Design MAC_Unit, start of the top module:
module MAC_Unit #(parameter WIDTH=32) (
    input logic clk,
    input logic reset,
    input  logic [WIDTH-1:0] a,
    input  logic [WIDTH-1:0] b,
    output logic [WIDTH*2-1:0] result
);
    logic [WIDTH-1:0] a_reg, b_reg;
    logic [WIDTH*2-1:0] mult_result;  
    always_ff@(posedge clk or posedge reset) begin
        if (reset) begin
            a_reg <= '0;
            b_reg <= '0;
            mult_result <= '0;
            result <= '0;
        end else begin
            a_reg <= a;
            b_reg <= b;
            mult_result <= a_reg * b_reg;  
            result <= mult_result + result;  
        end 
    end
endmodule
Size: roughly 4,400 cells after synthesis, ~130 I/O pins.
make LEC_CHECK=0 CAP_MARGIN=35 CELL_PAD_IN_SITES_GLOBAL_PLACEMENT=0 CORE_ASPECT_RATIO=1.28 CORE_MARGIN=2 CORE_UTILIZATION=71 CTS_CLUSTER_DIAMETER=354 GPL_ROUTABILITY_DRIVEN=1 GPL_TIMING_DRIVEN=1 MAX_ROUTING_LAYER=met4 MIN_ROUTING_LAYER=met1 PLACE_DENSITY_LB_ADDON=0.01 SETUP_SLACK_MARGIN=2.0 SLEW_MARGIN=20 finish   # period 6.77 ns
run.sh (not shown) runs the stock make flow with config.mk's settings and CLKGATE_MAP_FILE=.
The starting point produced a layout that fails on setup timing.
Next try:
CAP_MARGIN = 20   (was 35)
CELL_PAD_IN_SITES_GLOBAL_PLACEMENT = not set   (was 0)
CORE_ASPECT_RATIO = not set   (was 1.28)
CORE_UTILIZATION = 72   (was 71)
CTS_CLUSTER_DIAMETER = not set   (was 354)
GPL_ROUTABILITY_DRIVEN = not set   (was 1)
GPL_TIMING_DRIVEN = not set   (was 1)
MAX_ROUTING_LAYER = not set   (was met4)
MIN_ROUTING_LAYER = not set   (was met1)
PLACE_DENSITY_LB_ADDON = 0.26   (was 0.01)
SETUP_SLACK_MARGIN = not set   (was 2.0)
clock period = 7.36 ns   (was 6.77 ns; I/O delays follow)
The changed run finished but failed the layout checks on setup timing.
Global-route usage rises by 2.0 points.
Core utilization falls by 0.14 points.
Synthesized cell count is unchanged.
Die area falls by about 1.4%.
Wire length rises by 8.5%.
Count of clock-buffer cells in the layout falls by 2.
Synthesized area is unchanged.
Setup slack gets worse by 0.047 ns.
Next try:
CORE_UTILIZATION = 40   (was 72)
PLACE_DENSITY_LB_ADDON = not set   (was 0.26)
clock period = 8.79 ns   (was 7.36 ns; I/O delays follow)
The changed run finished clean.
Worst setup slack gains 1.2 ns.
Maximum frequency went down by 2.5%.
Final area went down by 5.7%.
First-iteration DRC count went down by 48%.
Synthesized cell count is unchanged.
Cell count went up by 6.6%.
Register-to-register slack gains 1.2 ns.
Non-clock buffer count went down by 248.
Wire length went down by 5.6%.
Via count went down by 11%.
Next try:
CORE_UTILIZATION = 72   (was 40)
CTS_CLUSTER_SIZE = 98   (was not set)
TNS_END_PERCENT = 5   (was not set)
clock period = 4.88 ns   (was 8.79 ns; I/O delays follow)
Result: The new run ran to the end with violations: setup timing. Maximum frequency rises by roughly a tenth. Synthesized area stays the same. Via count rises by roughly a tenth. Cell count falls by a few percent. Register-to-register slack got worse by 3.0 ns. Count of clock-buffer cells in the layout rises by 2. Worst hold slack improved by 0.016 ns.
Next try:
CTS_CLUSTER_SIZE = not set   (was 98)
PLACE_DENSITY_LB_ADDON = 0.24   (was not set)
TNS_END_PERCENT = not set   (was 5)
clock period = 7.29 ns   (was 4.88 ns; I/O delays follow)
The new run ran to the end with violations: setup timing. Global-route usage went up by 1.4 points. Final area is about the same. Setup slack improves by 1.8 ns.

---

Starting RTL as in the previous note.
clock: 8.31 ns
lec_check: 0
cap_margin: 35
cell_pad_in_sites_global_placement: 1
core_aspect_ratio: 1.28
core_margin: 7
core_utilization: 24
cts_cluster_diameter: 277
cts_cluster_size: 97
gpl_routability_driven: 1
gpl_timing_driven: 1
max_routing_layer: met4
min_routing_layer: met1
place_density: 0.95
slew_margin: 0
tns_end_percent: 10
The first run completed with no timing, DRC or antenna violations.
Then changed:
- ABC_AREA: unset -> 1
- CAP_MARGIN: 35 -> 20
- CELL_PAD_IN_SITES_GLOBAL_PLACEMENT: 1 -> unset
- CORE_ASPECT_RATIO: 1.28 -> 1.87
- CORE_MARGIN: 7 -> 2
- CORE_UTILIZATION: 24 -> 58
- CTS_CLUSTER_DIAMETER: 277 -> unset
- CTS_CLUSTER_SIZE: 97 -> unset
- MIN_ROUTING_LAYER: met1 -> unset
- PLACE_DENSITY: 0.95 -> unset
- PLACE_DENSITY_LB_ADDON: unset -> 0.05
- SLEW_MARGIN: 0 -> 40
- TNS_END_PERCENT: 10 -> 95
- clock period: 8.31 -> 5.25 ns (I/O delays scaled with it)
Now the flow finished with setup timing left.
Clock-buffer cell count rises by 2.
Cell count rises by 18%.
Core utilization rises by 43 points.
Non-clock buffer count rises by 335.
Clock skew falls by 0.0089 ns.
Maximum frequency rises by 23%.
Routed wire length rises by 29%.

---

Setup of build 44:
MAC_Unit again, from the RTL that the note above started with.
Design MAC_Unit, start of the top module:
module MAC_Unit #(parameter WIDTH=32) (
    input logic clk,
    input logic reset,
    input  logic [WIDTH-1:0] a,
    input  logic [WIDTH-1:0] b,
    output logic [WIDTH*2-1:0] result
);
export LEC_CHECK = 0
export ABC_AREA = 0
export CAP_MARGIN = 20
export CORE_MARGIN = 2
export CORE_UTILIZATION = 72
export CTS_CLUSTER_DIAMETER = 376
export CTS_CLUSTER_SIZE = 98
export HOLD_SLACK_MARGIN = -0.08
export SETUP_SLACK_MARGIN = -0.46
export SLEW_MARGIN = 20
export TNS_END_PERCENT = 5
create_clock -name core_clock -period 4.88 [get_ports {clk}]
Build 44 finished every stage; the final checks, however, were not passed, the failures being negative setup slack.
## Diff of input files: build 53 against build 44
--- a/flow/config.mk
+++ b/flow/config.mk
@@ -8 +8 @@
-export ABC_AREA = 0
+export ABC_AREA = 1
@@ -11,5 +11,2 @@
-export CORE_UTILIZATION = 72
-export CTS_CLUSTER_DIAMETER = 376
-export CTS_CLUSTER_SIZE = 98
-export HOLD_SLACK_MARGIN = -0.08
-export SETUP_SLACK_MARGIN = -0.46
+export CORE_UTILIZATION = 62
+export CTS_CLUSTER_SIZE = 100
@@ -17 +13,0 @@
-export TNS_END_PERCENT = 5
==> flow/constraint.sdc <==
create_clock -name core_clock -period 4.49 [get_ports {clk}]
set_input_delay 0.8980 -clock core_clock [delete_from_list [all_inputs] [get_ports {clk}]]
set_output_delay 0.8980 -clock core_clock [all_outputs]
set_load 0.01 [all_outputs]
Results
What the final checks of build 53 revealed, after a flow that finished every stage, was a layout that fails on negative setup slack. Build 53 vs. build 44: final-report setup violation count went up by 2. Of build 53 and build 44, the higher inverter count belongs to build 53. When build 53 is measured against build 44, its fraction of the mapped netlist area in simple logic gates turns out 5.6 points higher. Build 53 vs build 44: clock-buffer cell count down in build 53. Build 53 vs build 44 — net count of the finished layout climbed by more than a quarter. Build 53 against build 44: total met3 wirelength after detailed routing moved up, number of remaining DRC errors level, number of cell instances after yosys synthesis moved up, post-placement cell count moved up.
Modified inputs, build 18 compared to build 53
--- a/flow/config.mk
+++ b/flow/config.mk
@@ -8 +7,0 @@
-export ABC_AREA = 1
@@ -11,2 +10 @@
-export CORE_UTILIZATION = 62
-export CTS_CLUSTER_SIZE = 100
+export CORE_UTILIZATION = 18
==> flow/constraint.sdc <==
create_clock -name core_clock -period 8.79 [get_ports {clk}]
set_input_delay 1.7580 -clock core_clock [delete_from_list [all_inputs] [get_ports {clk}]]
set_output_delay 1.7580 -clock core_clock [all_outputs]
set_load 0.01 [all_outputs]
==> results <==
Build 18: flow completed, timing, DRC and antenna clean
On relative slew slack, build 18 does worse than build 53.
Routed wire length was lower in the run labelled build 18.
The synthesized net count of build 18 is lower than that of build 53.
Build 18 vs. build 53: routed length on met1 shrank by about 14%.
